===== flow/config.mk =====
export PLATFORM = sky130hd
export DESIGN_NAME = ALU
export DESIGN_NICKNAME = ALU
export VERILOG_FILES = /design/flow/design.v
export SDC_FILE = /design/flow/constraint.sdc
export NUM_CORES = 4
export LEC_CHECK = 0
export CAP_MARGIN = 20
export CORE_MARGIN = 2
export CORE_UTILIZATION = 72
export CTS_CLUSTER_SIZE = 42
export SETUP_SLACK_MARGIN = -0.37
export SLEW_MARGIN = 20

===== flow/constraint.sdc =====
create_clock -name core_clock -period 5.28 [get_ports {clk}]
set_input_delay 1.0560 -clock core_clock [delete_from_list [all_inputs] [get_ports {clk}]]
set_output_delay 1.0560 -clock core_clock [all_outputs]
set_load 0.01 [all_outputs]

===== flow/design.v =====
module ALU (
    input         clk,         
    input         rst,         
    input         i_vld,       
    input  [31:0] i_a,         
    input  [31:0] i_b,         
    input         opcode,      
    output reg [31:0] o_res,   
    output reg    o_res_vld,   
    output reg    overflow     
);
reg         i_vld_stage1;
reg [31:0]  i_a_stage1, i_b_stage1;
reg         opcode_stage1;
always @(posedge clk or posedge rst) begin
    if (rst) begin
        i_vld_stage1  <= 1'b0;
        i_a_stage1    <= 32'b0;
        i_b_stage1    <= 32'b0;
        opcode_stage1 <= 1'b0;
    end else begin
        i_vld_stage1  <= i_vld;
        i_a_stage1    <= i_a;
        i_b_stage1    <= i_b;
        opcode_stage1 <= opcode;
    end
end
reg         opcode_stage2, opcode_stage3, opcode_stage4;
always @(posedge clk or posedge rst) begin
    if (rst) begin
        opcode_stage2 <= 1'b0;
        opcode_stage3 <= 1'b0;
        opcode_stage4 <= 1'b0;
    end else begin
        opcode_stage2 <= opcode_stage1;
        opcode_stage3 <= opcode_stage2;
        opcode_stage4 <= opcode_stage3;
    end
end
wire [31:0] add_res, mul_res;
wire        add_vld, mul_vld;
wire        add_ovf,  mul_ovf;
adder_32bit adder_inst (
    .clk        (clk),
    .rst        (rst),
    .i_vld      (i_vld_stage1),
    .i_a        (i_a_stage1),
    .i_b        (i_b_stage1),
    .o_res      (add_res),
    .o_res_vld  (add_vld),
    .overflow   (add_ovf)
);
multiplier_32bit multiplier_inst (
    .clk        (clk),
    .rst        (rst),
    .i_vld      (i_vld_stage1),
    .i_a        (i_a_stage1),
    .i_b        (i_b_stage1),
    .o_res      (mul_res),
    .o_res_vld  (mul_vld),
    .overflow   (mul_ovf)
);
always @(posedge clk or posedge rst) begin
    if (rst) begin
        o_res     <= 32'b0;
        o_res_vld <= 1'b0;
        overflow  <= 1'b0;
    end else begin
        case (opcode_stage4)
            1'b0: begin   
                o_res     <= add_res;
                o_res_vld <= add_vld;
                overflow  <= add_ovf;
            end
            1'b1: begin   
                o_res     <= mul_res;
                o_res_vld <= mul_vld;
                overflow  <= mul_ovf;
            end
            default: begin
                o_res     <= 32'b0;
                o_res_vld <= 1'b0;
                overflow  <= 1'b0;
            end
        endcase
    end
end
endmodule
module adder_32bit (
    input         clk,
    input         rst,
    input  [31:0] i_a,
    input  [31:0] i_b,
    input         i_vld,
    output reg [31:0] o_res,
    output reg    o_res_vld,
    output reg    overflow
);
wire        sign_a, sign_b;
wire [7:0]  exp_a, exp_b;
wire [23:0] man_a, man_b;   
assign sign_a = i_a[31];
assign sign_b = i_b[31];
assign exp_a  = i_a[30:23];
assign exp_b  = i_b[30:23];
assign man_a = (exp_a == 8'b0) ? {1'b0, i_a[22:0]} : {1'b1, i_a[22:0]};
assign man_b = (exp_b == 8'b0) ? {1'b0, i_b[22:0]} : {1'b1, i_b[22:0]};
wire is_nan_a  = (exp_a == 8'hFF) && (|i_a[22:0]);
wire is_nan_b  = (exp_b == 8'hFF) && (|i_b[22:0]);
wire is_inf_a  = (exp_a == 8'hFF) && (i_a[22:0] == 23'b0);
wire is_inf_b  = (exp_b == 8'hFF) && (i_b[22:0] == 23'b0);
wire is_zero_a = (i_a[30:0] == 31'b0);
wire is_zero_b = (i_b[30:0] == 31'b0);
reg         i_vld_r;
reg         sign_a_r, sign_b_r;
reg  [7:0]  exp_a_r, exp_b_r;
reg  [23:0] man_a_r, man_b_r;
reg         is_nan_a_r, is_nan_b_r;
reg         is_inf_a_r, is_inf_b_r;
reg         is_zero_a_r, is_zero_b_r;
always @(posedge clk or posedge rst) begin
    if (rst) begin
        i_vld_r     <= 1'b0;
        sign_a_r    <= 1'b0; sign_b_r    <= 1'b0;
        exp_a_r     <= 8'b0; exp_b_r     <= 8'b0;
        man_a_r     <= 24'b0; man_b_r    <= 24'b0;
        is_nan_a_r  <= 1'b0; is_nan_b_r  <= 1'b0;
        is_inf_a_r  <= 1'b0; is_inf_b_r  <= 1'b0;
        is_zero_a_r <= 1'b0; is_zero_b_r <= 1'b0;
    end else begin
        i_vld_r     <= i_vld;
        sign_a_r    <= sign_a;    sign_b_r    <= sign_b;
        exp_a_r     <= exp_a;     exp_b_r     <= exp_b;
        man_a_r     <= man_a;     man_b_r     <= man_b;
        is_nan_a_r  <= is_nan_a;  is_nan_b_r  <= is_nan_b;
        is_inf_a_r  <= is_inf_a;  is_inf_b_r  <= is_inf_b;
        is_zero_a_r <= is_zero_a; is_zero_b_r <= is_zero_b;
    end
end
wire [7:0]  exp_diff;
wire [7:0]  shift_amt;
wire [23:0] man_a_aligned, man_b_aligned;
assign exp_diff = (exp_a_r > exp_b_r) ? (exp_a_r - exp_b_r) : (exp_b_r - exp_a_r);
assign shift_amt = (exp_diff > 8'd23) ? 8'd23 : exp_diff;   
assign man_a_aligned = (exp_a_r > exp_b_r) ? man_a_r : (man_a_r >> shift_amt);
assign man_b_aligned = (exp_a_r > exp_b_r) ? (man_b_r >> shift_amt) : man_b_r;
wire [7:0]  exp_larger = (exp_a_r > exp_b_r) ? exp_a_r : exp_b_r;
wire        op_add_sub;   
wire [24:0] sum_raw;      
wire        sign_sum;
assign op_add_sub = sign_a_r ^ sign_b_r;   
assign sum_raw = (sign_a_r == sign_b_r) ? 
                 {1'b0, man_a_aligned} + {1'b0, man_b_aligned} :   
                 (man_a_aligned >= man_b_aligned) ? 
                 {1'b0, man_a_aligned - man_b_aligned} :           
                 {1'b0, man_b_aligned - man_a_aligned};            
assign sign_sum = (sign_a_r == sign_b_r) ? sign_a_r :            
                  (man_a_aligned >= man_b_aligned) ? sign_a_r :  
                  sign_b_r;                                      
wire        add_nan = is_nan_a_r || is_nan_b_r ||
                      ((is_inf_a_r && is_inf_b_r) && (sign_a_r != sign_b_r));
reg         i_vld_r2;
reg [24:0]  sum_raw_r;
reg         sign_sum_r;
reg [7:0]   exp_larger_r;
reg         is_nan_r, is_inf_r, is_zero_r;
always @(posedge clk or posedge rst) begin
    if (rst) begin
        i_vld_r2    <= 1'b0;
        sum_raw_r   <= 25'b0;
        sign_sum_r  <= 1'b0;
        exp_larger_r <= 8'b0;
        is_nan_r    <= 1'b0;
        is_inf_r    <= 1'b0;
        is_zero_r   <= 1'b0;
    end else begin
        i_vld_r2    <= i_vld_r;
        sum_raw_r   <= sum_raw;
        sign_sum_r  <= sign_sum;
        exp_larger_r <= exp_larger;
        is_nan_r    <= add_nan;
        is_inf_r    <= (is_inf_a_r || is_inf_b_r) && !add_nan;
        is_zero_r   <= is_zero_a_r && is_zero_b_r;
    end
end
reg  [23:0] man_norm;
reg  [7:0]  exp_norm;
reg         overflow_norm;
always @(*) begin
    man_norm    = sum_raw_r[23:0];
    exp_norm    = exp_larger_r;
    overflow_norm = 1'b0;
    if (sum_raw_r[24:0] == 25'b0) begin
        man_norm = 24'b0;
        exp_norm = 8'b0;
    end
    else if (~sum_raw_r[24] && ~sum_raw_r[23]) begin   
        if (sum_raw_r[22]) begin
            man_norm = sum_raw_r[23:0] << 1;
            exp_norm = exp_larger_r - 1;
        end else if (sum_raw_r[21]) begin
            man_norm = sum_raw_r[23:0] << 2;
            exp_norm = exp_larger_r - 2;
        end else if (sum_raw_r[20]) begin
            man_norm = sum_raw_r[23:0] << 3;
            exp_norm = exp_larger_r - 3;
        end else if (sum_raw_r[19]) begin
            man_norm = sum_raw_r[23:0] << 4;
            exp_norm = exp_larger_r - 4;
        end else if (sum_raw_r[18]) begin
            man_norm = sum_raw_r[23:0] << 5;
            exp_norm = exp_larger_r - 5;
        end else if (sum_raw_r[17]) begin
            man_norm = sum_raw_r[23:0] << 6;
            exp_norm = exp_larger_r - 6;
        end else begin
            man_norm = sum_raw_r[23:0] << 7;
            exp_norm = exp_larger_r - 7;
        end
    end
    else if (sum_raw_r[24]) begin
        man_norm = sum_raw_r[24:1];
        exp_norm = exp_larger_r + 1;
        overflow_norm = (exp_norm == 8'hFF);   
    end
    if (exp_norm == 8'hFF) overflow_norm = 1'b1;
end
always @(posedge clk or posedge rst) begin
    if (rst) begin
        o_res     <= 32'b0;
        o_res_vld <= 1'b0;
        overflow  <= 1'b0;
    end else if (i_vld_r2) begin
        if (is_nan_r) begin
            o_res <= 32'h7FC0_0000;   
            overflow <= 1'b1;
        end
        else if (is_inf_r) begin
            o_res <= {sign_sum_r, 8'hFF, 23'b0};   
            overflow <= 1'b1;
        end
        else if (is_zero_r) begin
            o_res <= {sign_sum_r, 31'b0};   
            overflow <= 1'b0;
        end
        else if (overflow_norm) begin
            o_res <= {sign_sum_r, 8'hFF, 23'b0};   
            overflow <= 1'b1;
        end
        else begin
            o_res <= {sign_sum_r, exp_norm, man_norm[22:0]};
            overflow <= 1'b0;
        end
        o_res_vld <= 1'b1;
    end else begin
        o_res_vld <= 1'b0;
        o_res     <= 32'b0;
        overflow  <= 1'b0;
    end
end
endmodule
module multiplier_32bit (
    input         clk,
    input         rst,
    input  [31:0] i_a,
    input  [31:0] i_b,
    input         i_vld,
    output reg [31:0] o_res,
    output reg    o_res_vld,
    output reg    overflow
);
wire        sign_a, sign_b;
wire [7:0]  exp_a, exp_b;
wire [23:0] man_a, man_b;
assign sign_a = i_a[31];
assign sign_b = i_b[31];
assign exp_a  = i_a[30:23];
assign exp_b  = i_b[30:23];
assign man_a  = (exp_a == 8'b0) ? {1'b0, i_a[22:0]} : {1'b1, i_a[22:0]};
assign man_b  = (exp_b == 8'b0) ? {1'b0, i_b[22:0]} : {1'b1, i_b[22:0]};
wire is_nan_a  = (exp_a == 8'hFF) && (|i_a[22:0]);
wire is_nan_b  = (exp_b == 8'hFF) && (|i_b[22:0]);
wire is_inf_a  = (exp_a == 8'hFF) && (i_a[22:0] == 23'b0);
wire is_inf_b  = (exp_b == 8'hFF) && (i_b[22:0] == 23'b0);
wire is_zero_a = (i_a[30:0] == 31'b0);
wire is_zero_b = (i_b[30:0] == 31'b0);
reg         i_vld_r;
reg         sign_a_r, sign_b_r;
reg  [7:0]  exp_a_r, exp_b_r;
reg  [23:0] man_a_r, man_b_r;
reg         is_nan_a_r, is_nan_b_r;
reg         is_inf_a_r, is_inf_b_r;
reg         is_zero_a_r, is_zero_b_r;
always @(posedge clk or posedge rst) begin
    if (rst) begin
        i_vld_r     <= 1'b0;
        sign_a_r    <= 1'b0; sign_b_r    <= 1'b0;
        exp_a_r     <= 8'b0; exp_b_r     <= 8'b0;
        man_a_r     <= 24'b0; man_b_r    <= 24'b0;
        is_nan_a_r  <= 1'b0; is_nan_b_r  <= 1'b0;
        is_inf_a_r  <= 1'b0; is_inf_b_r  <= 1'b0;
        is_zero_a_r <= 1'b0; is_zero_b_r <= 1'b0;
    end else begin
        i_vld_r     <= i_vld;
        sign_a_r    <= sign_a;    sign_b_r    <= sign_b;
        exp_a_r     <= exp_a;     exp_b_r     <= exp_b;
        man_a_r     <= man_a;     man_b_r     <= man_b;
        is_nan_a_r  <= is_nan_a;  is_nan_b_r  <= is_nan_b;
        is_inf_a_r  <= is_inf_a;  is_inf_b_r  <= is_inf_b;
        is_zero_a_r <= is_zero_a; is_zero_b_r <= is_zero_b;
    end
end
wire [47:0] product_raw;   
wire        sign_res;
wire [7:0]  exp_raw;
wire [7:0]  exp_calc;
wire        overflow_calc;
wire [23:0] man_rounded;
wire [22:0] man_final;
assign sign_res = sign_a_r ^ sign_b_r;   
assign product_raw = man_a_r * man_b_r;  
assign exp_raw = exp_a_r + exp_b_r - 8'd127;
wire product_msb = product_raw[47];   
wire [47:0] product_shifted = product_msb ? product_raw >> 1 : product_raw;
assign exp_calc = product_msb ? exp_raw + 1 : exp_raw;
wire guard_bit    = product_shifted[23];
wire sticky_bit   = |product_shifted[22:0];
wire round_up     = guard_bit && (sticky_bit || product_shifted[24]);
assign man_rounded = product_shifted[47:24] + round_up;
wire carry_round = man_rounded[23];   
assign man_final = carry_round ? man_rounded[23:1] : man_rounded[22:0];
wire [7:0] exp_final = carry_round ? exp_calc + 1 : exp_calc;
assign overflow_calc = (exp_final == 8'hFF) || (exp_raw > 8'd254);
wire        mul_nan = is_nan_a_r || is_nan_b_r ||
                      ((is_inf_a_r && is_zero_b_r) || (is_zero_a_r && is_inf_b_r));
reg         i_vld_r2;
reg         sign_res_r;
reg [7:0]   exp_final_r;
reg [22:0]  man_final_r;
reg         overflow_calc_r;
reg         is_nan_r, is_inf_r, is_zero_r;
always @(posedge clk or posedge rst) begin
    if (rst) begin
        i_vld_r2        <= 1'b0;
        sign_res_r      <= 1'b0;
        exp_final_r     <= 8'b0;
        man_final_r     <= 23'b0;
        overflow_calc_r <= 1'b0;
        is_nan_r        <= 1'b0;
        is_inf_r        <= 1'b0;
        is_zero_r       <= 1'b0;
    end else begin
        i_vld_r2        <= i_vld_r;
        sign_res_r      <= sign_res;
        exp_final_r     <= exp_final;
        man_final_r     <= man_final;
        overflow_calc_r <= overflow_calc;
        is_nan_r        <= mul_nan;
        is_inf_r        <= (is_inf_a_r || is_inf_b_r) && !mul_nan;
        is_zero_r       <= is_zero_a_r || is_zero_b_r;
    end
end
always @(posedge clk or posedge rst) begin
    if (rst) begin
        o_res     <= 32'b0;
        o_res_vld <= 1'b0;
        overflow  <= 1'b0;
    end else if (i_vld_r2) begin
        if (is_nan_r) begin
            o_res <= 32'h7FC0_0000;   
            overflow <= 1'b1;
        end
        else if (is_inf_r) begin
            o_res <= {sign_res_r, 8'hFF, 23'b0};   
            overflow <= 1'b1;
        end
        else if (is_zero_r) begin
            o_res <= {sign_res_r, 31'b0};   
            overflow <= 1'b0;
        end
        else if (overflow_calc_r) begin
            o_res <= {sign_res_r, 8'hFF, 23'b0};   
            overflow <= 1'b1;
        end
        else begin
            o_res <= {sign_res_r, exp_final_r, man_final_r};
            overflow <= 1'b0;
        end
        o_res_vld <= 1'b1;
    end else begin
        o_res_vld <= 1'b0;
        o_res     <= 32'b0;
        overflow  <= 1'b0;
    end
end
endmodule

===== flow/run.sh =====
#!/bin/bash
# the make line also repeats each setting of config.mk as NAME=value (left out here)
make -C /OpenROAD-flow-scripts/flow DESIGN_CONFIG=/design/flow/config.mk WORK_HOME=/design/flow/orfs CLKGATE_MAP_FILE= finish

==> impl_metrics.tcl, run 1 <==
# collected from the flow reports
set metrics [dict create \
    status "aborted with a tool error" \
    failing_step "global routing (5_1_grt)" \
    tool.error "[ERROR GRT-0116] Global routing finished with congestion. Check the congestion regions in the DRC Viewer." \
    cts_root_buffer "clkbuf_16" \
    top_cell "inv_1" \
    clock-sinks 317 \
    place_area_um2 47150 \
    chipArea_um2 56760 \
    synth_area_per_cell_um2 8.840 \
    yosysTopAreaCell "fa_1" \
    synth_flops 317 \
    yosys_warnings 3 \
    rows 85 \
    netlist_instances 4469 \
    dp_hpwl_mm 112.6 \
    ys_top_cells_by_count "inv_1 (659), nand2_1 (528), fa_1 (488), and2_1 (318), dfrtp_1 (317)" \
    fp_nets 5314 \
    htreeDepth 2 \
    yosys.cell_types.count 107 \
    synthFlopType "dfrtp_1" \
    core_area_um2 54030 \
    synth.top_cell.area_share 0.2473 \
    grt_usage 0.8130 \
    place_inst 5782 \
    place_congestion 1.060 \
    die.size.x_um 238.2 \
    aoi_share 0.1403 \
    io_buffers 101 \
    synthArstFlopShare 1.000 \
    top_cells_by_area "fa_1 (25%), dfrtp_1 (20%), ha_1 (9.2%)" \
    synth-cells-yosys 4469 \
    numCtsBuffers 34 \
    fp-utilization 0.7312 \
    ios 102 \
    top_logic_kind "adder cells" \
    dp_slack_ps -3168 \
    synth.area.mux_share 0.03500 \
    ys_sh_adder 0.3388 \
    ys_seq_share 0.2008 \
    simple_gate_share 0.1700 \
    ys_chip_area_um2 39510 \
    clock_path_buffers 3 \
    synth_area_um2 39510 \
    grt_overflow 274 \
    synth_xor_xnor_area_share 0.02483 \
    chipHeight_um 238.2 \
    edf_count 0 \
]
through the flow:
| step | TNS [ps] | util |
|---|---|---|
| floorplan | -103240 | - |
| global placement | -140550 | 0.8727 |
| detailed placement | -151440 | 0.8727 |
| CTS | -126420 | 0.9535 |
metal layers:
layer,GRT overflow,GRT usage
met1,2,0.8159
met2,134,0.9519
met3,13,0.7015
met5,0,0.3706
met4,125,0.7879
timing repair:
action,CTS
gates cloned,7
endpoints found under the hold margin,0
buffers inserted,165
pin swaps,180
hold buffers,0
resized,443
endpoints found under the setup margin,57
==> inputs of run 2 (changes only) <==
Settings changed: CTS_CLUSTER_SIZE 42 to 37, HOLD_SLACK_MARGIN set to -0.08, PLACE_DENSITY set to 0.68, SETUP_SLACK_MARGIN -0.37 to 0.97.
Clock period 5.28 ns to 9.0 ns, I/O delays scaled along.
==> run 2 against run 1 <==
Now clean on timing, DRC and antenna. Synthesized cell count did not move. Die area is the same. Area after synthesis unchanged.
==> impl_metrics.tcl, run 2 <==
# place-and-route summary
set metrics [dict create \
    status "no timing/DRC/antenna violations" \
    fillCellCount 2721 \
    fp_nets 5314 \
    synthArstFlopShare 1.000 \
    slew_violations 0 \
    cts.reportedPaths.clkPinSlew_ps 70 \
    chipArea_um2 56760 \
    place_area_um2 41660 \
    critPathCapture "multiplier_inst.man_final_r[9]" \
    slowest_delay_ps 670 \
    synth.top_cell.area_share 0.2473 \
    area_growth_pct 17.37 \
    hold_buffers 0 \
    top_logic_kind "adder cells" \
    r2r_start "adder_inst.man_b_r[9]" \
    cpMaxStageDelayCell "fa_1" \
    tritoncts "done" \
    fmax_mhz 115.4 \
    grt_pass1_vias 36010 \
    finalWirelength_mm 143.9 \
    ys_seq_share 0.2008 \
    synth_xor_xnor_area_share 0.02483 \
    hold_slack_ps 349.9 \
    rsz0062_at_grt "yes" \
    ys_top_cells_by_count "inv_1 (659), nand2_1 (528), fa_1 (488), and2_1 (318), dfrtp_1 (317)" \
    crit_path_end_kind "register" \
    timing.final.crit_period_ps 8665 \
    place_congestion 1.027 \
    clock_skew_ps 28.01 \
    synth_flops 317 \
    netlist_instances 4469 \
    crit_family "adder cells" \
    min-delay-start "i_b_stage1[31]" \
    hold_end "multiplier_inst.sign_b_r" \
    ys_sh_adder 0.3388 \
    simple_gate_share 0.1700 \
    yosys_warnings 3 \
    cap_violations 0 \
    reg2regPathDepth 31 \
    num_vias 36960 \
    clock_path_buffers 3 \
    worstPathArrival_ps 9110 \
    detail_route.wl_per_cell_um 26.62 \
    setup_viol 0 \
    fin_nets 5518 \
    core_area_um2 54030 \
    finalClockPeriodUsage 0.9628 \
    die.size.x_um 238.2 \
    clock-sinks 317 \
    cp_common_cell "fa_1" \
    cp-startpoint "adder_inst.man_b_r[9]" \
    path_class "reg2reg" \
    rr_endpoint "multiplier_inst.man_final_r[9]" \
    top_cells_by_area "fa_1 (25%), dfrtp_1 (20%), ha_1 (9.2%)" \
    synth_area_per_cell_um2 8.840 \
    ios 102 \
    routed_via_density 6.838 \
    rows 85 \
    dp_hpwl_mm 92.36 \
    postLayoutSetupSlackWorst_ps 334.7 \
    synth.area.mux_share 0.03500 \
    drcViolationCount 0 \
    insertion_delay_ps 590 \
    hold_viol 0 \
    grt_first_pass_wirelength_mm 204.9 \
    cp_num_buf_inv 9 \
    final_antenna_net_count 0 \
    tool_warnings 105 \
    edf_count 0 \
    path_depth 31 \
    grt_overflow 0 \
    yosys.cell_types.count 107 \
    top_cell "inv_1" \
    numCtsBuffers 34 \
    yosysTopAreaCell "fa_1" \
    ff2ff_setup_slack_ps 330 \
    drtPass1Iterations 9 \
    dp_slack_ps -9.545 \
    hold_path_class "reg2reg" \
    cp.required_ps 9450 \
    path_max_fanout 7 \
    setup_tns_ps 0 \
    cts_root_buffer "clkbuf_16" \
    synthFlopType "dfrtp_1" \
    relSlewSlack 0.3418 \
    io_buffers 101 \
    synth_area_um2 39510 \
    worstMarginPinSlew_ps 985.0 \
    grt_antenna_before_repair 12 \
    min_path_cells 0 \
    fp-utilization 0.7312 \
    chipHeight_um 238.2 \
    grt_usage 0.4723 \
    htreeDepth 2 \
    drtIter0Drc 4990 \
    start_kind "register" \
    ys_chip_area_um2 39510 \
    grt_max_degree 188 \
    synth-cells-yosys 4469 \
    final_cell_area_um2 46370 \
    aoi_share 0.1403 \
]
-- run 2: final cells by class --
class                   instances  area, um^2  area share
repair buffers                443        3958     0.08535
clock inverters                20       289.0    0.006233
diodes                         10       25.02   0.0005397
inverters                     661        2485     0.05359
well taps                     696       870.8     0.01878
multi-input cells            3216       29750      0.6416
clock buffers                  42       952.2     0.02054
flip-flops and latches        317        8039      0.1734
-- run 2: layer usage --
metal | routed length [um] | vias to the layer above | GRT usage
li1 | - | 14930 | -
met1 | 48440 | 17650 | 0.6018
met2 | 62050 | 3329 | 0.7230
met3 | 20060 | 1047 | 0.1379
met4 | 13210 | 10 | 0.2746
met5 | 146 | - | 0
-- run 2: stage by stage --
stage / utilization / cells
after floorplan: - / 4469
after global placement: 0.7711 / 5138
after detailed placement: 0.7711 / 5138
after CTS: 0.8293 / 5319
after global routing: 0.8579 / 5398
final: 0.8582 / 5405
-- run 2: what timing repair did --
action / 4_1_cts / 5_1_grt
buffers inserted: 119 / 75
endpoints found under the setup margin: 53 / 56
pin swaps: 87 / 103
cloned: 0 / 1
endpoints found under the hold margin: 0 / 0
gates resized: 240 / 219
==> inputs of run 3 (changes only) <==
Settings changed: CTS_CLUSTER_SIZE 37 to 34, PLACE_DENSITY 0.68 to 0.66, SETUP_SLACK_MARGIN 0.97 to -0.0.
Clock period 9.0 ns to 7.46 ns, I/O delays scaled along.
==> run 3 against run 2 <==
The flow now stops in global routing (5_1_grt). Synthesized cell count unchanged. Die area unchanged. Area after synthesis unchanged.
==> impl_metrics.tcl, run 3 <==
# collected from the flow reports
set metrics [dict create \
    synthArstFlopShare 1.000 \
    synth-cells-yosys 4469 \
    yosysTopAreaCell "fa_1" \
    place_congestion 1.022 \
    synth_area_per_cell_um2 8.840 \
    synth.top_cell.area_share 0.2473 \
    clock_path_buffers 3 \
    dp_hpwl_mm 101.1 \
    hold_buffers 0 \
    fp-utilization 0.7312 \
    simple_gate_share 0.1700 \
    clock-sinks 317 \
    dp_slack_ps -1124 \
    synthFlopType "dfrtp_1" \
    grt_usage 0.8714 \
    aoi_share 0.1403 \
    synth_area_um2 39510 \
    ios 102 \
    core_area_um2 54030 \
    die.size.x_um 238.2 \
    fp_nets 5314 \
    cts_root_buffer "clkbuf_16" \
    ys_chip_area_um2 39510 \
    grt_overflow 700 \
    ys_seq_share 0.2008 \
    io_buffers 101 \
    synth_flops 317 \
    failing_step "global routing (5_1_grt)" \
    htreeDepth 2 \
    rows 85 \
    top_logic_kind "adder cells" \
    tool.error "[ERROR GRT-0232] Routing congestion too high. Check the congestion heatmap in the GUI." \
    netlist_instances 4469 \
    top_cells_by_area "fa_1 (25%), dfrtp_1 (20%), ha_1 (9.2%)" \
    chipHeight_um 238.2 \
    ys_top_cells_by_count "inv_1 (659), nand2_1 (528), fa_1 (488), and2_1 (318), dfrtp_1 (317)" \
    numCtsBuffers 36 \
    chipArea_um2 56760 \
    synth.area.mux_share 0.03500 \
    status "aborted with a tool error" \
    top_cell "inv_1" \
    ys_sh_adder 0.3388 \
    synth_xor_xnor_area_share 0.02483 \
    yosys.cell_types.count 107 \
    yosys_warnings 3 \
    edf_count 0 \
]
run 3: metrics by stage:
stage	TNS [ps]	cell area (um^2)	instances
3_5_place_dp	-29460	45600	5587
2_1_floorplan	-10120	40110	4469
3_3_place_gp	-18930	45600	5587
4_1_cts	-21260	48470	5750
run 3: what timing repair did:
item,CTS
gates cloned,3
setup endpoints to repair,55
gates resized,205
pin swaps,106
setup buffers,101
run 3: layer usage:
layer	GRT overflow	track usage
met5	3	0.5074
met4	232	0.8941
met3	25	0.7684
met2	422	0.9970
met1	18	0.8531
==> inputs of run 4 (changes only) <==
Settings changed: CTS_CLUSTER_SIZE 34 to 81, GPL_ROUTABILITY_DRIVEN set to 1, HOLD_SLACK_MARGIN -0.08 to unset, MAX_ROUTING_LAYER set to met5, PLACE_DENSITY 0.66 to unset, PLACE_DENSITY_LB_ADDON set to 0.01, SETUP_SLACK_MARGIN -0.0 to 0.27.
Clock period 7.46 ns to 8.06 ns, I/O delays scaled along.
==> run 4 against run 3 <==
Die area unchanged. Area after synthesis is the same. Synthesized cell count did not move. The flow again stops in global routing (5_1_grt).
==> impl_metrics.tcl, run 4 <==
# collected from the flow reports
set metrics [dict create \
    chipHeight_um 238.2 \
    synth_area_um2 39510 \
    top_cell "inv_1" \
    ys_top_cells_by_count "inv_1 (659), nand2_1 (528), fa_1 (488), and2_1 (318), dfrtp_1 (317)" \
    place_congestion 1.009 \
    ys_seq_share 0.2008 \
    die.size.x_um 238.2 \
    synth_flops 317 \
    core_area_um2 54030 \
    place_area_um2 44720 \
    yosysTopAreaCell "fa_1" \
    synthFlopType "dfrtp_1" \
    top_cells_by_area "fa_1 (25%), dfrtp_1 (20%), ha_1 (9.2%)" \
    chipArea_um2 56760 \
    synth-cells-yosys 4469 \
    failing_step "global routing (5_1_grt)" \
    synth_area_per_cell_um2 8.840 \
    ys_sh_adder 0.3388 \
    ys_chip_area_um2 39510 \
    rows 85 \
    edf_count 0 \
    top_logic_kind "adder cells" \
    yosys_warnings 3 \
    synth.top_cell.area_share 0.2473 \
    fp-utilization 0.7312 \
    cts_root_buffer "clkbuf_16" \
    netlist_instances 4469 \
    simple_gate_share 0.1700 \
    status "aborted with a tool error" \
    synthArstFlopShare 1.000 \
    htreeDepth 2 \
    fp_nets 5314 \
    ios 102 \
    clock_path_buffers 3 \
    synth.area.mux_share 0.03500 \
    numCtsBuffers 35 \
    dp_hpwl_mm 99.25 \
    aoi_share 0.1403 \
    io_buffers 101 \
    yosys.cell_types.count 107 \
    clock-sinks 317 \
    synth_xor_xnor_area_share 0.02483 \
]
-- run 4: timing repair --
item,in CTS
endpoints found under the setup margin,53
gates resized,233
cloned,1
buffers inserted,82
hold buffers,0
pin swaps,104
-- run 4: through the flow --
step	utilization	hold WS (ps)	std cells	worst slack [ps]
after floorplan	-	331.2	4469	-0.6004
after global placement	0.8277	331.4	5480	-236.8
after detailed placement	0.8277	341.8	5480	-377.2
after CTS	0.8818	356.2	5624	-206.1
==> inputs of run 5 (changes only) <==
Settings changed: CTS_CLUSTER_DIAMETER set to 233, CTS_CLUSTER_SIZE 81 to 95, GPL_ROUTABILITY_DRIVEN 1 to unset, MAX_ROUTING_LAYER met5 to unset, PLACE_DENSITY set to 0.38, PLACE_DENSITY_LB_ADDON 0.01 to unset, SETUP_SLACK_MARGIN 0.27 to unset, TNS_END_PERCENT set to 10.
Clock period 8.06 ns to 5.68 ns, I/O delays scaled along.
==> run 5 against run 4 <==
The flow again stops in global routing (5_1_grt). Area after synthesis unchanged. Synthesized cell count unchanged. Die area stayed put.
==> impl_metrics.tcl, run 5 <==
# collected from the flow reports
set metrics [dict create \
    status "aborted with a tool error" \
    failing_step "global routing (5_1_grt)" \
    htreeDepth 1 \
    ys_top_cells_by_count "inv_1 (659), nand2_1 (528), fa_1 (488), and2_1 (318), dfrtp_1 (317)" \
    fp-utilization 0.7312 \
    synth-cells-yosys 4469 \
    edf_count 0 \
    aoi_share 0.1403 \
    synth_area_per_cell_um2 8.840 \
    chipArea_um2 56760 \
    top_cell "inv_1" \
    synthFlopType "dfrtp_1" \
    synth.top_cell.area_share 0.2473 \
    netlist_instances 4469 \
    io_buffers 101 \
    chipHeight_um 238.2 \
    yosysTopAreaCell "fa_1" \
    ys_chip_area_um2 39510 \
    top_cells_by_area "fa_1 (25%), dfrtp_1 (20%), ha_1 (9.2%)" \
    place_area_um2 46740 \
    clock-sinks 317 \
    synth_flops 317 \
    core_area_um2 54030 \
    place_congestion 1.049 \
    dp_hpwl_mm 106.0 \
    yosys_warnings 3 \
    hold_buffers 0 \
    ys_seq_share 0.2008 \
    dp_slack_ps -2853 \
    synth_area_um2 39510 \
    synth.area.mux_share 0.03500 \
    synth_xor_xnor_area_share 0.02483 \
    fp_nets 5314 \
    rows 85 \
    clock_path_buffers 3 \
    top_logic_kind "adder cells" \
    cts_root_buffer "clkbuf_16" \
    ios 102 \
    ys_sh_adder 0.3388 \
    die.size.x_um 238.2 \
    numCtsBuffers 7 \
    simple_gate_share 0.1700 \
    yosys.cell_types.count 107 \
    place_inst 5764 \
    synthArstFlopShare 1.000 \
]
[run 5: stage by stage]
stage | TNS [ps] | hold slack [ps]
after floorplan | -119230 | 331.2
after global placement | -119250 | 331.6
after detailed placement | -131410 | 338.0
after CTS | -122650 | 397.2
[run 5: repair_timing]
action | 4_1_cts
endpoints found under the setup margin | 57
gates resized | 169
setup buffers | 35
pin swaps | 55
gates cloned | 4
==> inputs of run 6 (changes only) <==
Settings changed: CTS_CLUSTER_DIAMETER 233 to 27, CTS_CLUSTER_SIZE 95 to 42, PLACE_DENSITY 0.38 to unset, SETUP_SLACK_MARGIN set to 1.66, TNS_END_PERCENT 10 to unset.
Clock period 5.68 ns to 5.76 ns, I/O delays scaled along.
==> run 6 against run 5 <==
The flow stops in clock tree synthesis (4_1_cts). Synthesized cell count unchanged. Die area unchanged. Area after synthesis unchanged.
==> impl_metrics.tcl, run 6 <==
# collected from the flow reports
set metrics [dict create \
    synth.area.mux_share 0.03500 \
    chipHeight_um 238.2 \
    dp_slack_ps -2904 \
    ys_top_cells_by_count "inv_1 (659), nand2_1 (528), fa_1 (488), and2_1 (318), dfrtp_1 (317)" \
    ios 102 \
    chipArea_um2 56760 \
    yosys.cell_types.count 107 \
    fp_nets 5314 \
    edf_count 0 \
    aoi_share 0.1403 \
    ys_seq_share 0.2008 \
    yosysTopAreaCell "fa_1" \
    synth_area_per_cell_um2 8.840 \
    synthFlopType "dfrtp_1" \
    ys_sh_adder 0.3388 \
    synth.top_cell.area_share 0.2473 \
    simple_gate_share 0.1700 \
    tool.error "[ERROR DPL-0033] detailed placement checks failed during check placement." \
    place_area_um2 47370 \
    yosys_warnings 3 \
    top_logic_kind "adder cells" \
    top_cell "inv_1" \
    top_cells_by_area "fa_1 (25%), dfrtp_1 (20%), ha_1 (9.2%)" \
    synthArstFlopShare 1.000 \
    core_area_um2 54030 \
    status "aborted with a tool error" \
    io_buffers 101 \
    synth_xor_xnor_area_share 0.02483 \
    netlist_instances 4469 \
    synth-cells-yosys 4469 \
    place_congestion 1.051 \
    place_inst 5785 \
    synth_flops 317 \
    failing_step "clock tree synthesis (4_1_cts)" \
    die.size.x_um 238.2 \
    fp-utilization 0.7312 \
    dp_hpwl_mm 108.0 \
    synth_area_um2 39510 \
    ys_chip_area_um2 39510 \
    rows 85 \
]
## run 6: through the flow
stage / utilization / setup TNS (ps)
after floorplan: - / -75010
after global placement: 0.8767 / -118250
after detailed placement: 0.8767 / -126340
==> inputs of run 7 (changes only) <==
Settings changed: CAP_MARGIN 20 to 5, CORE_UTILIZATION 72 to 70, CTS_CLUSTER_DIAMETER 27 to unset, CTS_CLUSTER_SIZE 42 to 33, GPL_ROUTABILITY_DRIVEN set to 1, MAX_ROUTING_LAYER set to met5, SETUP_SLACK_MARGIN 1.66 to -0.25.
Clock period 5.76 ns to 4.31 ns, I/O delays scaled along.
==> run 7 against run 6 <==
The flow stops in global routing (5_1_grt). Synthesized cell count is the same. Area after synthesis is the same. Die area grew 2.8%.
==> impl_metrics.tcl, run 7 <==
# collected from the flow reports
set metrics [dict create \
    clock_path_buffers 3 \
    edf_count 0 \
    status "aborted with a tool error" \
    ys_sh_adder 0.3388 \
    synth.top_cell.area_share 0.2473 \
    ys_seq_share 0.2008 \
    grt_overflow 4 \
    synthArstFlopShare 1.000 \
    htreeDepth 2 \
    core_area_um2 56060 \
    rows 87 \
    ys_chip_area_um2 39510 \
    yosys.cell_types.count 107 \
    synth.area.mux_share 0.03500 \
    grt_usage 0.7578 \
    synthFlopType "dfrtp_1" \
    synth_area_um2 39510 \
    hold_buffers 0 \
    synth_xor_xnor_area_share 0.02483 \
    top_cell "inv_1" \
    yosysTopAreaCell "fa_1" \
    cts_root_buffer "clkbuf_16" \
    top_logic_kind "adder cells" \
    ios 102 \
    clock-sinks 317 \
    synth_area_per_cell_um2 8.840 \
    chipArea_um2 58350 \
    top_cells_by_area "fa_1 (25%), dfrtp_1 (20%), ha_1 (9.2%)" \
    numCtsBuffers 35 \
    simple_gate_share 0.1700 \
    yosys_warnings 3 \
    chipHeight_um 241.6 \
    fp-utilization 0.7047 \
    failing_step "global routing (5_1_grt)" \
    aoi_share 0.1403 \
    synth_flops 317 \
    synth-cells-yosys 4469 \
    place_area_um2 47780 \
    die.size.x_um 241.6 \
    dp_hpwl_mm 109.9 \
    fp_nets 5314 \
    place_congestion 0.9934 \
    netlist_instances 4469 \
    io_buffers 101 \
    tool.error "[ERROR GRT-0232] Routing congestion too high. Check the congestion heatmap in the GUI." \
    place_inst 5883 \
    ys_top_cells_by_count "inv_1 (659), nand2_1 (528), fa_1 (488), and2_1 (318), dfrtp_1 (317)" \
]
[run 7: repair_timing]
item | 4_1_cts
pin swaps | 42
endpoints found under the setup margin | 58
resized | 126
setup buffers | 29
[run 7: through the flow]
stage / hold WS (ps) / TNS (ps) / util / worst slack, ps
3_3_place_gp: 331.5 / -195850 / 0.8522 / -3994
3_5_place_dp: 336.3 / -205350 / 0.8522 / -4292
4_1_cts: 349.0 / -197520 / 0.8849 / -4065
2_1_floorplan: 331.2 / -403920 / - / -3756
[run 7: layer usage]
layer  GRT overflow  GRT usage
met5              0     0.4240
met4              1     0.7353
met3              0     0.6235
met2              3     0.9147
met1              0     0.7491
==> inputs of run 8 (changes only) <==
Settings changed: CAP_MARGIN 5 to 20, CORE_UTILIZATION 70 to 72, CTS_CLUSTER_SIZE 33 to 50, GPL_ROUTABILITY_DRIVEN 1 to unset, HOLD_SLACK_MARGIN set to -0.07, MAX_ROUTING_LAYER met5 to unset, SETUP_SLACK_MARGIN -0.25 to 0.14.
Clock period 4.31 ns to 7.22 ns, I/O delays scaled along.
==> run 8 against run 7 <==
Die area decreased by 2.7%. The flow again stops in global routing (5_1_grt). Synthesized cell count unchanged. Area after synthesis unchanged.
==> impl_metrics.tcl, run 8 <==
# collected from the flow reports
set metrics [dict create \
    aoi_share 0.1403 \
    ys_chip_area_um2 39510 \
    synth-cells-yosys 4469 \
    synth.top_cell.area_share 0.2473 \
    synth_area_per_cell_um2 8.840 \
    rows 85 \
    fp_nets 5314 \
    synth_xor_xnor_area_share 0.02483 \
    yosysTopAreaCell "fa_1" \
    die.size.x_um 238.2 \
    cts_root_buffer "clkbuf_16" \
    top_logic_kind "adder cells" \
    simple_gate_share 0.1700 \
    netlist_instances 4469 \
    top_cells_by_area "fa_1 (25%), dfrtp_1 (20%), ha_1 (9.2%)" \
    ys_sh_adder 0.3388 \
    io_buffers 101 \
    synth.area.mux_share 0.03500 \
    synth_flops 317 \
    synthFlopType "dfrtp_1" \
    failing_step "global routing (5_1_grt)" \
    ys_top_cells_by_count "inv_1 (659), nand2_1 (528), fa_1 (488), and2_1 (318), dfrtp_1 (317)" \
    fp-utilization 0.7312 \
    yosys.cell_types.count 107 \
    yosys_warnings 3 \
    core_area_um2 54030 \
    tool.error "[ERROR GRT-0116] Global routing finished with congestion. Check the congestion regions in the DRC Viewer." \
    clock_path_buffers 3 \
    ys_seq_share 0.2008 \
    htreeDepth 2 \
    status "aborted with a tool error" \
    grt_usage 0.8651 \
    numCtsBuffers 37 \
    synth_area_um2 39510 \
    hold_buffers 0 \
    synthArstFlopShare 1.000 \
    dp_hpwl_mm 112.1 \
    clock-sinks 317 \
    ios 102 \
    grt_overflow 659 \
    edf_count 0 \
    place_congestion 1.023 \
    top_cell "inv_1" \
    chipArea_um2 56760 \
    chipHeight_um 238.2 \
    place_area_um2 46170 \
]
-- run 8: timing repair --
action | CTS
pin swaps | 166
resized | 415
cloned | 7
setup buffers | 149
setup endpoints to repair | 57
-- run 8: metrics by stage --
stage,setup slack (ps),std cells,hold WS (ps)
after CTS,-1111,5892,349.1
after detailed placement,-1433,5671,334.7
after global placement,-994.1,5671,332.4
after floorplan,-839.3,4469,331.2
-- run 8: routing by layer --
| layer | overflow | track usage |
|---|---|---|
| met1 | 27 | 0.8550 |
| met2 | 371 | 0.9866 |
| met3 | 39 | 0.7608 |
| met4 | 218 | 0.8828 |
| met5 | 4 | 0.4874 |
==> inputs of run 9 (changes only) <==
Settings changed: ABC_AREA set to 1, CAP_MARGIN 20 to 0, CTS_CLUSTER_DIAMETER set to 118, CTS_CLUSTER_SIZE 50 to 10, HOLD_SLACK_MARGIN -0.07 to unset, PLACE_DENSITY_LB_ADDON set to 0.02, SETUP_SLACK_MARGIN 0.14 to unset.
Clock period 7.22 ns to 6.96 ns, I/O delays scaled along.
==> run 9 against run 8 <==
The run again fails in global routing (5_1_grt). Area after synthesis up 5.4%. Die area increased by 5.3%. Synthesized cell count up 29%.
==> impl_metrics.tcl, run 9 <==
# collected from the flow reports
set metrics [dict create \
    status "aborted with a tool error" \
    failing_step "global routing (5_1_grt)" \
    tool.error "[ERROR GRT-0232] Routing congestion too high. Check the congestion heatmap in the GUI." \
    rows 88 \
    die.size.x_um 244.5 \
    synth.area.mux_share 0.01015 \
    cts_root_buffer "clkbuf_16" \
    synth_xor_xnor_area_share 0.01619 \
    synth_area_um2 41650 \
    htreeDepth 2 \
    grt_usage 0.7548 \
    top_cells_by_area "fa_1 (23%), dfrtp_1 (19%), nand2_1 (15%)" \
    yosysTopAreaCell "fa_1" \
    clock-sinks 317 \
    ys_sh_adder 0.3214 \
    yosys.cell_types.count 60 \
    synth.top_cell.area_share 0.2346 \
    dp_slack_ps -714.7 \
    ys_seq_share 0.1905 \
    ys_top_cells_by_count "nand2_1 (1674), inv_1 (1294), fa_1 (488), dfrtp_1 (317), nor2_1 (292)" \
    edf_count 0 \
    chipHeight_um 244.5 \
    ios 102 \
    netlist_instances 5773 \
    place_congestion 1.022 \
    synthFlopType "dfrtp_1" \
    synth-cells-yosys 5773 \
    fp-utilization 0.7247 \
    chipArea_um2 59790 \
    grt_overflow 89 \
    clock_path_buffers 3 \
    synth_area_per_cell_um2 7.215 \
    synthArstFlopShare 1.000 \
    yosys_warnings 3 \
    synth_flops 317 \
    ys_chip_area_um2 41650 \
    top_logic_kind "adder cells" \
    io_buffers 101 \
    numCtsBuffers 38 \
    hold_buffers 0 \
    simple_gate_share 0.2421 \
    core_area_um2 57480 \
    fp_nets 6618 \
    aoi_share 0.07573 \
    top_cell "nand2_1" \
    dp_hpwl_mm 112.2 \
]
run 9: repair_timing:
| item | CTS |
|---|---|
| resized | 73 |
| pin swaps | 22 |
| cloned | 0 |
| setup endpoints to repair | 34 |
| setup buffers | 21 |
run 9: through the flow:
| step | setup TNS [ps] | area [um^2] | cells |
|---|---|---|---|
| 2_1_floorplan | -1.087 | 42410 | 5773 |
| 3_3_place_gp | -11470 | 46940 | 6833 |
| 3_5_place_dp | -18580 | 46940 | 6833 |
| 4_1_cts | -10810 | 48450 | 6898 |
run 9: layer usage:
layer | track usage | overflow
met3 | 0.6048 | 1
met4 | 0.7328 | 32
met5 | 0.2868 | 0
met1 | 0.7624 | 2
met2 | 0.9184 | 54
==> inputs of run 10 (changes only) <==
Settings changed: ABC_AREA 1 to unset, CAP_MARGIN 0 to 20, CTS_CLUSTER_DIAMETER 118 to unset, CTS_CLUSTER_SIZE 10 to 42, PLACE_DENSITY_LB_ADDON 0.02 to unset, SETUP_SLACK_MARGIN set to -0.41.
Clock period 6.96 ns to 5.68 ns, I/O delays scaled along.
==> run 10 against run 9 <==
The run again fails in global routing (5_1_grt). Area after synthesis down 5.1%. Synthesized cell count down 23%. Die area down 5.1%.
==> impl_metrics.tcl, run 10 <==
# collected from the flow reports
set metrics [dict create \
    ys_seq_share 0.2008 \
    grt_overflow 180 \
    top_logic_kind "adder cells" \
    clock_path_buffers 3 \
    rows 85 \
    grt_usage 0.7738 \
    tool.error "[ERROR GRT-0116] Global routing finished with congestion. Check the congestion regions in the DRC Viewer." \
    htreeDepth 2 \
    die.size.x_um 238.2 \
    chipArea_um2 56760 \
    chipHeight_um 238.2 \
    fp_nets 5314 \
    dp_hpwl_mm 111.2 \
    synth-cells-yosys 4469 \
    yosys_warnings 3 \
    numCtsBuffers 35 \
    hold_buffers 0 \
    simple_gate_share 0.1700 \
    synth_area_per_cell_um2 8.840 \
    synth.area.mux_share 0.03500 \
    top_cells_by_area "fa_1 (25%), dfrtp_1 (20%), ha_1 (9.2%)" \
    ios 102 \
    synthArstFlopShare 1.000 \
    ys_top_cells_by_count "inv_1 (659), nand2_1 (528), fa_1 (488), and2_1 (318), dfrtp_1 (317)" \
    synth.top_cell.area_share 0.2473 \
    synthFlopType "dfrtp_1" \
    yosysTopAreaCell "fa_1" \
    synth_xor_xnor_area_share 0.02483 \
    netlist_instances 4469 \
    fp-utilization 0.7312 \
    synth_flops 317 \
    aoi_share 0.1403 \
    ys_chip_area_um2 39510 \
    failing_step "global routing (5_1_grt)" \
    status "aborted with a tool error" \
    edf_count 0 \
    place_congestion 1.050 \
    core_area_um2 54030 \
    ys_sh_adder 0.3388 \
    clock-sinks 317 \
    top_cell "inv_1" \
    io_buffers 101 \
    yosys.cell_types.count 107 \
    synth_area_um2 39510 \
    cts_root_buffer "clkbuf_16" \
    place_inst 5787 \
]
-- run 10: through the flow --
stage	setup WS, ps	hold WS, ps	instance area (um^2)	utilization
2_1_floorplan	-2379	331.2	40370	-
3_3_place_gp	-2685	332.0	47440	0.8781
3_5_place_dp	-2916	335.5	47440	0.8781
4_1_cts	-2701	349.7	51260	0.9487
-- run 10: metal layers --
metal / overflow / GRT usage
met5: 1 / 0.2494
met2: 86 / 0.9363
met3: 2 / 0.6192
met1: 2 / 0.7858
met4: 89 / 0.7646
-- run 10: timing repair --
action | in CTS
hold endpoints to repair | 0
cloned | 6
setup endpoints to repair | 57
resized | 374
buffers inserted | 122
pin swaps | 166
==> inputs of run 11 (changes only) <==
Settings changed: CTS_CLUSTER_SIZE 42 to 37, HOLD_SLACK_MARGIN set to -0.05, PLACE_DENSITY set to 0.68, SETUP_SLACK_MARGIN -0.41 to 1.39.
Clock period 5.68 ns to 6.95 ns, I/O delays scaled along.
==> run 11 against run 10 <==
The run again fails in global routing (5_1_grt). Synthesized cell count is the same. Area after synthesis is the same. Die area is the same.
==> impl_metrics.tcl, run 11 <==
# collected from the flow reports
set metrics [dict create \
    yosys_warnings 3 \
    synth_flops 317 \
    place_inst 5710 \
    ys_chip_area_um2 39510 \
    synth.top_cell.area_share 0.2473 \
    netlist_instances 4469 \
    chipHeight_um 238.2 \
    place_congestion 1.051 \
    top_cells_by_area "fa_1 (25%), dfrtp_1 (20%), ha_1 (9.2%)" \
    clock_path_buffers 3 \
    synth.area.mux_share 0.03500 \
    synth-cells-yosys 4469 \
    grt_usage 0.7539 \
    ios 102 \
    failing_step "global routing (5_1_grt)" \
    synth_xor_xnor_area_share 0.02483 \
    grt_overflow 127 \
    htreeDepth 2 \
    synth_area_per_cell_um2 8.840 \
    ys_seq_share 0.2008 \
    tool.error "[ERROR GRT-0116] Global routing finished with congestion. Check the congestion regions in the DRC Viewer." \
    edf_count 0 \
    chipArea_um2 56760 \
    io_buffers 101 \
    aoi_share 0.1403 \
    numCtsBuffers 36 \
    fp-utilization 0.7312 \
    dp_hpwl_mm 110.1 \
    simple_gate_share 0.1700 \
    yosys.cell_types.count 107 \
    yosysTopAreaCell "fa_1" \
    top_logic_kind "adder cells" \
    top_cell "inv_1" \
    fp_nets 5314 \
    synthFlopType "dfrtp_1" \
    ys_sh_adder 0.3388 \
    core_area_um2 54030 \
    ys_top_cells_by_count "inv_1 (659), nand2_1 (528), fa_1 (488), and2_1 (318), dfrtp_1 (317)" \
    synth_area_um2 39510 \
    clock-sinks 317 \
    rows 85 \
    cts_root_buffer "clkbuf_16" \
    status "aborted with a tool error" \
    synthArstFlopShare 1.000 \
    die.size.x_um 238.2 \
]
==> run 11: per-stage QoR <==
| step | cell area, um^2 | worst slack [ps] |
|---|---|---|
| after floorplan | 40490 | -1116 |
| after CTS | 51020 | -1366 |
| after global placement | 46730 | -1371 |
| after detailed placement | 46730 | -1633 |
==> run 11: repair_timing <==
item	CTS
endpoints found under the setup margin	57
pin swaps	227
resized	424
hold buffers	0
gates cloned	5
setup buffers	152
==> run 11: layer usage <==
layer / global-route usage / GRT overflow
met5: 0.2190 / 1
met4: 0.7434 / 71
met1: 0.7655 / 0
met3: 0.5711 / 0
met2: 0.9401 / 55
==> inputs of run 12 (changes only) <==
Settings changed: CAP_MARGIN 20 to 5, CORE_UTILIZATION 72 to 70, CTS_CLUSTER_SIZE 37 to 33, GPL_ROUTABILITY_DRIVEN set to 1, HOLD_SLACK_MARGIN -0.05 to -0.08, MAX_ROUTING_LAYER set to met5, PLACE_DENSITY 0.68 to unset, SETUP_SLACK_MARGIN 1.39 to 0.27.
Clock period 6.95 ns to 5.38 ns, I/O delays scaled along.
==> run 12 against run 11 <==
The run again fails in global routing (5_1_grt). Die area rose by 2.8%. Area after synthesis unchanged. Synthesized cell count stayed put.
==> impl_metrics.tcl, run 12 <==
# collected from the flow reports
set metrics [dict create \
    status "aborted with a tool error" \
    failing_step "global routing (5_1_grt)" \
    tool.error "[ERROR GRT-0232] Routing congestion too high. Check the congestion heatmap in the GUI." \
    numCtsBuffers 34 \
    io_buffers 101 \
    cts_root_buffer "clkbuf_16" \
    edf_count 0 \
    rows 87 \
    ys_seq_share 0.2008 \
    clock-sinks 317 \
    top_logic_kind "adder cells" \
    chipHeight_um 241.6 \
    ys_top_cells_by_count "inv_1 (659), nand2_1 (528), fa_1 (488), and2_1 (318), dfrtp_1 (317)" \
    yosys.cell_types.count 107 \
    yosys_warnings 3 \
    place_area_um2 47500 \
    synth_xor_xnor_area_share 0.02483 \
    die.size.x_um 241.6 \
    chipArea_um2 58350 \
    dp_hpwl_mm 107.9 \
    synth_area_per_cell_um2 8.840 \
    synth.top_cell.area_share 0.2473 \
    dp_slack_ps -3146 \
    top_cell "inv_1" \
    synthArstFlopShare 1.000 \
    top_cells_by_area "fa_1 (25%), dfrtp_1 (20%), ha_1 (9.2%)" \
    aoi_share 0.1403 \
    simple_gate_share 0.1700 \
    fp_nets 5314 \
    fp-utilization 0.7047 \
    synthFlopType "dfrtp_1" \
    grt_overflow 554 \
    yosysTopAreaCell "fa_1" \
    ios 102 \
    clock_path_buffers 3 \
    netlist_instances 4469 \
    ys_chip_area_um2 39510 \
    ys_sh_adder 0.3388 \
    synth-cells-yosys 4469 \
    synth.area.mux_share 0.03500 \
    synth_area_um2 39510 \
    synth_flops 317 \
    grt_usage 0.8396 \
    core_area_um2 56060 \
    htreeDepth 2 \
    place_congestion 1.032 \
]
## run 12: per-layer routing
metal  overflow  global-route usage
met2        298              0.9812
met3         27              0.7170
met5          1              0.3832
met1         19              0.8300
met4        209              0.8606
## run 12: through the flow
step / cells / hold WS [ps] / TNS [ps]
2_1_floorplan: 4469 / 331.2 / -96670
3_3_place_gp: 5843 / 333.4 / -131820
3_5_place_dp: 5843 / 336.3 / -139360
4_1_cts: 6031 / 347.8 / -127130
## run 12: repair_timing
item	in CTS
resized	382
setup endpoints to repair	57
buffers inserted	122
gates cloned	6
hold buffers	0
pin swaps	172
==> inputs of run 13 (changes only) <==
Settings changed: ABC_AREA set to 1, CAP_MARGIN 5 to 0, CORE_ASPECT_RATIO set to 0.74, CORE_UTILIZATION 70 to 72, CTS_CLUSTER_DIAMETER set to 118, CTS_CLUSTER_SIZE 33 to 10, GPL_ROUTABILITY_DRIVEN 1 to unset, HOLD_SLACK_MARGIN -0.08 to unset, MAX_ROUTING_LAYER met5 to unset, PLACE_DENSITY set to 0.43, SETUP_SLACK_MARGIN 0.27 to unset.
Clock period 5.38 ns to 4.48 ns, I/O delays scaled along.
==> run 13 against run 12 <==
Area after synthesis increased by 5.4%. Synthesized cell count increased by 29%. Die area increased by 2.5%. The flow stops in clock tree synthesis (4_1_cts).
==> impl_metrics.tcl, run 13 <==
# collected from the flow reports
set metrics [dict create \
    top_logic_kind "adder cells" \
    synthFlopType "dfrtp_1" \
    yosysTopAreaCell "fa_1" \
    top_cell "nand2_1" \
    status "aborted with a tool error" \
    yosys_warnings 3 \
    yosys.cell_types.count 60 \
    ys_sh_adder 0.3214 \
    synth-cells-yosys 5773 \
    rows 75 \
    ys_top_cells_by_count "nand2_1 (1674), inv_1 (1294), fa_1 (488), dfrtp_1 (317), nor2_1 (292)" \
    chipHeight_um 210.9 \
    synth.area.mux_share 0.01015 \
    synth_xor_xnor_area_share 0.01619 \
    fp-utilization 0.7312 \
    synth_area_per_cell_um2 7.215 \
    tool.error "[ERROR DPL-0033] detailed placement checks failed during check placement." \
    dp_slack_ps -3420 \
    ys_chip_area_um2 41650 \
    place_congestion 1.125 \
    ios 102 \
    aoi_share 0.07573 \
    top_cells_by_area "fa_1 (23%), dfrtp_1 (19%), nand2_1 (15%)" \
    simple_gate_share 0.2421 \
    core_area_um2 56960 \
    netlist_instances 5773 \
    chipArea_um2 59810 \
    place_area_um2 50130 \
    die.size.x_um 283.6 \
    edf_count 0 \
    failing_step "clock tree synthesis (4_1_cts)" \
    synthArstFlopShare 1.000 \
    synth_area_um2 41650 \
    ys_seq_share 0.1905 \
    dp_hpwl_mm 130.1 \
    synth_flops 317 \
    fp_nets 6618 \
    io_buffers 101 \
    synth.top_cell.area_share 0.2346 \
]
-- run 13: through the flow --
stage | std cells
2_1_floorplan | 5773
3_3_place_gp | 7211
3_5_place_dp | 7211
==> inputs of run 14 (changes only) <==
Settings changed: ABC_AREA 1 to unset, CORE_ASPECT_RATIO 0.74 to unset, CORE_UTILIZATION 72 to 70, CTS_CLUSTER_DIAMETER 118 to 359, CTS_CLUSTER_SIZE 10 to 33, GPL_ROUTABILITY_DRIVEN set to 1, HOLD_SLACK_MARGIN set to -0.08, MAX_ROUTING_LAYER set to met5, PLACE_DENSITY 0.43 to unset, SETUP_SLACK_MARGIN set to 0.27.
Clock period 4.48 ns to 5.52 ns, I/O delays scaled along.
==> run 14 against run 13 <==
The flow stops in global routing (5_1_grt). Area after synthesis shrank 5.1%. Synthesized cell count is 23% lower. Die area is 2.4% lower.
==> impl_metrics.tcl, run 14 <==
# collected from the flow reports
set metrics [dict create \
    dp_hpwl_mm 111.5 \
    yosysTopAreaCell "fa_1" \
    netlist_instances 4469 \
    aoi_share 0.1403 \
    ys_seq_share 0.2008 \
    yosys.cell_types.count 107 \
    io_buffers 101 \
    yosys_warnings 3 \
    ys_top_cells_by_count "inv_1 (659), nand2_1 (528), fa_1 (488), and2_1 (318), dfrtp_1 (317)" \
    synth_area_um2 39510 \
    rows 87 \
    synth.top_cell.area_share 0.2473 \
    status "aborted with a tool error" \
    core_area_um2 56060 \
    dp_slack_ps -3173 \
    top_cells_by_area "fa_1 (25%), dfrtp_1 (20%), ha_1 (9.2%)" \
    synth_xor_xnor_area_share 0.02483 \
    ios 102 \
    die.size.x_um 241.6 \
    fp-utilization 0.7047 \
    ys_chip_area_um2 39510 \
    htreeDepth 1 \
    tool.error "[ERROR GRT-0232] Routing congestion too high. Check the congestion heatmap in the GUI." \
    ys_sh_adder 0.3388 \
    synth-cells-yosys 4469 \
    synth_area_per_cell_um2 8.840 \
    place_area_um2 47660 \
    synthFlopType "dfrtp_1" \
    chipHeight_um 241.6 \
    clock-sinks 317 \
    fp_nets 5314 \
    numCtsBuffers 13 \
    edf_count 0 \
    clock_path_buffers 3 \
    top_logic_kind "adder cells" \
    synth_flops 317 \
    cts_root_buffer "clkbuf_16" \
    simple_gate_share 0.1700 \
    synth.area.mux_share 0.03500 \
    grt_usage 0.8898 \
    failing_step "global routing (5_1_grt)" \
    place_congestion 1.002 \
    hold_buffers 0 \
    grt_overflow 1199 \
    chipArea_um2 58350 \
    top_cell "inv_1" \
    synthArstFlopShare 1.000 \
]
run 14: per-stage QoR:
stage / hold slack, ps / instances
4_1_cts: 373.4 / 6021
2_1_floorplan: 331.2 / 4469
3_5_place_dp: 335.5 / 5868
3_3_place_gp: 332.4 / 5868
run 14: metal layers:
metal | overflow | global-route usage
met1 | 27 | 0.8705
met5 | 5 | 0.5686
met2 | 764 | 1.028
met4 | 371 | 0.9266
met3 | 32 | 0.7576
run 14: timing repair:
item                                    CTS
pin swaps                               210
setup buffers                           133
endpoints found under the setup margin   57
gates cloned                              5
gates resized                           394
==> inputs of run 15 (changes only) <==
Settings changed: CAP_MARGIN 0 to 20, CORE_UTILIZATION 70 to 72, CTS_CLUSTER_DIAMETER 359 to 233, CTS_CLUSTER_SIZE 33 to 95, GPL_ROUTABILITY_DRIVEN 1 to unset, HOLD_SLACK_MARGIN -0.08 to unset, MAX_ROUTING_LAYER met5 to unset, PLACE_DENSITY set to 0.38, SETUP_SLACK_MARGIN 0.27 to unset, TNS_END_PERCENT set to 10.
Clock period 5.52 ns to 6.91 ns, I/O delays scaled along.
==> run 15 against run 14 <==
The run again fails in global routing (5_1_grt). Die area is 2.7% lower. Synthesized cell count stayed put. Area after synthesis stayed put.
==> impl_metrics.tcl, run 15 <==
# collected from the flow reports
set metrics [dict create \
    htreeDepth 1 \
    synthFlopType "dfrtp_1" \
    synth_area_um2 39510 \
    hold_buffers 0 \
    top_cell "inv_1" \
    io_buffers 101 \
    synthArstFlopShare 1.000 \
    chipArea_um2 56760 \
    synth.area.mux_share 0.03500 \
    yosys.cell_types.count 107 \
    place_congestion 1.045 \
    clock_path_buffers 3 \
    status "aborted with a tool error" \
    ys_seq_share 0.2008 \
    fp-utilization 0.7312 \
    top_cells_by_area "fa_1 (25%), dfrtp_1 (20%), ha_1 (9.2%)" \
    synth-cells-yosys 4469 \
    synth_area_per_cell_um2 8.840 \
    synth.top_cell.area_share 0.2473 \
    yosys_warnings 3 \
    netlist_instances 4469 \
    dp_hpwl_mm 103.6 \
    numCtsBuffers 7 \
    synth_xor_xnor_area_share 0.02483 \
    ys_chip_area_um2 39510 \
    edf_count 0 \
    yosysTopAreaCell "fa_1" \
    top_logic_kind "adder cells" \
    ys_sh_adder 0.3388 \
    cts_root_buffer "clkbuf_16" \
    simple_gate_share 0.1700 \
    failing_step "global routing (5_1_grt)" \
    die.size.x_um 238.2 \
    place_area_um2 46240 \
    ys_top_cells_by_count "inv_1 (659), nand2_1 (528), fa_1 (488), and2_1 (318), dfrtp_1 (317)" \
    chipHeight_um 238.2 \
    clock-sinks 317 \
    dp_slack_ps -1628 \
    aoi_share 0.1403 \
    fp_nets 5314 \
    ios 102 \
    rows 85 \
    synth_flops 317 \
    core_area_um2 54030 \
]
-- run 15: what timing repair did --
item                                    in CTS
pin swaps                                   49
endpoints found under the setup margin      57
cloned                                       1
gates resized                              166
buffers inserted                            39
-- run 15: per-stage QoR --
step / cells / hold slack, ps
floorplan: 4469 / 331.2
global placement: 5700 / 332.6
detailed placement: 5700 / 339.5
CTS: 5749 / 395.1
==> inputs of run 16 (changes only) <==
Settings changed: CORE_UTILIZATION 72 to 40, CTS_CLUSTER_DIAMETER 233 to unset, CTS_CLUSTER_SIZE 95 to unset, PLACE_DENSITY 0.38 to 0.6, TNS_END_PERCENT 10 to unset.
Clock period 6.91 ns to 8.8 ns, I/O delays scaled along.
==> run 16 against run 15 <==
Now clean on timing, DRC and antenna. Synthesized cell count unchanged. Area after synthesis unchanged. Die area grew 78%.
==> impl_metrics.tcl, run 16 <==
# place-and-route summary
set metrics [dict create \
    status "no timing/DRC/antenna violations" \
    synth.area.mux_share 0.03500 \
    numCtsBuffers 38 \
    yosys_warnings 3 \
    cp_common_cell "buf_4" \
    fp_nets 5314 \
    fillCellCount 9692 \
    start_kind "register" \
    relSlewSlack 0.2936 \
    rows 115 \
    dp_hpwl_mm 93.60 \
    top_cell "inv_1" \
    aoi_share 0.1403 \
    cap_violations 0 \
    core_area_um2 98130 \
    synthFlopType "dfrtp_1" \
    synthArstFlopShare 1.000 \
    seqCellArea_um2 7961 \
    netlist_instances 4469 \
    detail_route.wl_per_cell_um 19.99 \
    simple_gate_share 0.1700 \
    grt_overflow 0 \
    logic_area_um2 28250 \
    path_depth 28 \
    ios 102 \
    insertion_delay_ps 610 \
    chipHeight_um 318.3 \
    clock_path_buffers 3 \
    hold_end "opcode_stage4" \
    ys_chip_area_um2 39510 \
    routed_via_density 5.413 \
    timing.final.crit_period_ps 8501 \
    slowest_delay_ps 600 \
    grt_first_pass_wirelength_mm 186.7 \
    fp-utilization 0.4026 \
    hold_viol 0 \
    cts.reportedPaths.clkPinSlew_ps 60 \
    finalWirelength_mm 116.8 \
    tritoncts "done" \
    place_congestion 0.9520 \
    path_max_fanout 19 \
    final_core_util 0.4506 \
    drcViolationCount 0 \
    top_logic_kind "adder cells" \
    crit_family "AND-OR/OR-AND gates" \
    crit_path_end_kind "register" \
    synth_area_per_cell_um2 8.840 \
    min_path_cells 0 \
    grt_pass1_vias 32720 \
    final_antenna_net_count 0 \
    area_growth_pct 11.92 \
    rr_endpoint "adder_inst.sum_raw_r[10]" \
    fmax_mhz 117.6 \
    yosysTopAreaCell "fa_1" \
    synth_xor_xnor_area_share 0.02483 \
    path_class "reg2reg" \
    die.size.x_um 318.3 \
    cp_num_buf_inv 6 \
    num_vias 31630 \
    htreeDepth 2 \
    tool_warnings 101 \
    synth_area_um2 39510 \
    reg2regPathDepth 28 \
    fin_nets 5373 \
    ff2ff_setup_slack_ps 300 \
    edf_count 0 \
    chipArea_um2 101300 \
    cpMaxStageDelayCell "or4_1" \
    synth.top_cell.area_share 0.2473 \
    synth_flops 317 \
    grt_usage 0.2343 \
    cp-startpoint "multiplier_inst.exp_a_r[0]" \
    drtPass1Iterations 6 \
    r2r_start "multiplier_inst.exp_a_r[0]" \
    ys_sh_adder 0.3388 \
    grt_max_degree 168 \
    finalClockPeriodUsage 0.9660 \
    io_buffers 101 \
    yosys.cell_types.count 107 \
    min-delay-start "opcode_stage3" \
    clock_skew_ps 30.19 \
    top_cells_by_area "fa_1 (25%), dfrtp_1 (20%), ha_1 (9.2%)" \
    worstPathArrival_ps 8940 \
    setup_viol 0 \
    hold_path_class "reg2reg" \
    clock-sinks 317 \
    worstMarginPinSlew_ps 1050 \
    cp.required_ps 9240 \
    diodes 0 \
    cts_root_buffer "clkbuf_16" \
    drtIter0Drc 2617 \
    grt_antenna_before_repair 4 \
    setup_tns_ps 0 \
    critPathCapture "adder_inst.sum_raw_r[10]" \
    ys_seq_share 0.2008 \
    synth-cells-yosys 4469 \
    slew_violations 0 \
    ys_top_cells_by_count "inv_1 (659), nand2_1 (528), fa_1 (488), and2_1 (318), dfrtp_1 (317)" \
]
run 16: metal layers:
metal	routed length (um)	global-route usage	part of all wire	vias to the layer above
met3	7495	0.03867	0.064	161
li1	-	-	-	14630
met5	13	0	0.00011	-
met4	3694	0.07014	0.032	2
met2	54330	0.3829	0.47	965
met1	51270	0.3192	0.44	15870
run 16: timing repair:
item | CTS | global route
buffers inserted | 0 | 6
gates resized | 0 | 57
setup endpoints to repair | 0 | 39
hold buffers | 0 | 0
run 16: through the flow:
| step | worst slack, ps | std cells | area [um^2] | hold WS, ps |
|---|---|---|---|---|
| finish | 299.5 | 5844 | 44220 | 346.2 |
| global route | -70.92 | 5844 | 44220 | 352.2 |
| CTS | 103.5 | 5838 | 43960 | 349.4 |
| detailed placement | 124.6 | 5769 | 42740 | 336.3 |
| global placement | 275.6 | 5769 | 42740 | 332.0 |
| floorplan | 23.47 | 4469 | 39510 | 331.2 |
run 16: layout make-up:
cell class / instances / area share
Timing Repair Buffer: 294 / 0.06090
Inverter: 661 / 0.05620
Clock inverter: 22 / 0.004528
Sequential cell: 317 / 0.1801
Multi-Input combinational cell: 3216 / 0.6390
Clock buffer: 47 / 0.02295
Tap cell: 1287 / 0.03642
